## run A
Design ahb_to_apb_bridge, start of the top module:
module ahb_to_apb_bridge
#(
        parameter AHB_AW = 32,
        parameter APB_AW = 32,
        parameter AHB_DW = 32,
        parameter APB_DW = 8,
        parameter FIFO_SIZE = 8
)
(
        HCLK,        
        HRESETn,     
        HADDR,       
        HSIZE,       
        HWDATA,      
        HWRITE,      
        HRDATA,      
        HREADY,      
        HRESP,       
        HSELAPB,     
        PADDR,       
        PSEL,        
        PENABLE,     
        PWRITE,      
        PWDATA,      
        PRDATA,      
        PREADY,      
        PSLVERR      
);
Size in the first run: ~2600 cells after synthesis, ~670 flip-flops, ~160 I/O pins, about 0.028 mm2 of cells after synthesis.
Settings: LEC_CHECK=0, ABC_AREA=1, CAP_MARGIN=20, CORE_ASPECT_RATIO=1.33, CORE_MARGIN=2, CORE_UTILIZATION=72, CTS_CLUSTER_DIAMETER=345, CTS_CLUSTER_SIZE=10, PLACE_DENSITY=0.42, SLEW_MARGIN=20; clock period 2.37 ns.
run.sh (not shown) runs the stock make flow with config.mk's settings and CLKGATE_MAP_FILE=.
In the summary table, run A is marked failed, with error GRT-0232 raised in 5_1_grt.
The inputs of run B differ from those of run A as listed below.
# run A
export LEC_CHECK = 0
export ABC_AREA = 1
export CAP_MARGIN = 20
export CORE_ASPECT_RATIO = 1.33
export CORE_MARGIN = 2
export CORE_UTILIZATION = 72
export CTS_CLUSTER_DIAMETER = 345
export CTS_CLUSTER_SIZE = 10
export PLACE_DENSITY = 0.42
export SLEW_MARGIN = 20
create_clock -name core_clock -period 2.37 [get_ports {HCLK}]
# run B
export LEC_CHECK = 0
export ABC_AREA = 1
export CAP_MARGIN = 20
export CORE_MARGIN = 2
export CORE_UTILIZATION = 72
export CTS_CLUSTER_SIZE = 10
export SLEW_MARGIN = 30
export TNS_END_PERCENT = 10
create_clock -name core_clock -period 2.9 [get_ports {HCLK}]
[summary]
Of run A and run B, none finishes clean. Status(run A) = ERROR, stage = 5_1_grt. Compared with run A, run B shows weighted congestion reported at the end of routability-driven placement that has gone down slightly. Comparing run B against run A, there is no change at all in number of different library cells in the post-synthesis netlist. Taking run A as the reference, in run B simple-gate share of the synthesized area barely changed; number of enable flip-flop cells essentially unchanged; area of the core comparable; post-place instance area lost 2.6%; total cell area reported by yosys after synthesis held steady. Row die outline width: run B higher / run A lower.
### run B -> run C
# run B
export LEC_CHECK = 0
export ABC_AREA = 1
export CAP_MARGIN = 20
export CORE_MARGIN = 2
export CORE_UTILIZATION = 72
export CTS_CLUSTER_SIZE = 10
export SLEW_MARGIN = 30
export TNS_END_PERCENT = 10
create_clock -name core_clock -period 2.9 [get_ports {HCLK}]
# run C
export LEC_CHECK = 0
export CAP_MARGIN = 20
export CORE_ASPECT_RATIO = 0.71
export CORE_MARGIN = 2
export CORE_UTILIZATION = 72
export CTS_CLUSTER_DIAMETER = 352
export CTS_CLUSTER_SIZE = 31
export PLACE_DENSITY_LB_ADDON = 0.07
export SETUP_SLACK_MARGIN = 0.84
export SLEW_MARGIN = 20
create_clock -name core_clock -period 2.9 [get_ports {HCLK}]
==> comparison <==
On area fraction in xor and xnor cells, the higher figure sits with run C, not run B.
From run B to run C, I/O pin total did not move at all.
[run C vs run B] horizontal extent of the die: higher in run C
Compared with run B, run C shows a lower number of nets produced by synthesis.
Run C: number of distinct standard cells referenced by the synthesized netlist 50% above run B
Run C vs. run B: die footprint -0.0019 mm2; average footprint of a synthesized cell saw an increase.
Run C got as far as 4_1_cts, where a tool error ended the run.
Looking only at area after synthesis, and setting everything else aside, the lower value of run B and run C goes to run C.
### run C -> run D
# run C
export LEC_CHECK = 0
export CAP_MARGIN = 20
export CORE_ASPECT_RATIO = 0.71
export CORE_MARGIN = 2
export CORE_UTILIZATION = 72
export CTS_CLUSTER_DIAMETER = 352
export CTS_CLUSTER_SIZE = 31
export PLACE_DENSITY_LB_ADDON = 0.07
export SETUP_SLACK_MARGIN = 0.84
export SLEW_MARGIN = 20
create_clock -name core_clock -period 2.9 [get_ports {HCLK}]
# run D
export LEC_CHECK = 0
export ABC_AREA = 1
export CAP_MARGIN = 20
export CORE_MARGIN = 2
export CORE_UTILIZATION = 72
export PLACE_DENSITY = 0.42
export SLEW_MARGIN = 20
create_clock -name core_clock -period 2.77 [get_ports {HCLK}]
No crash in run D: every stage finished, but the layout fails its final checks due to setup timing.
Relative to run C, total placed cells including tap cells has gone up in run D.
Run C → run D: synthesized cell count picked up an extra 81%; number of distinct library cells after synthesis lost 33%.
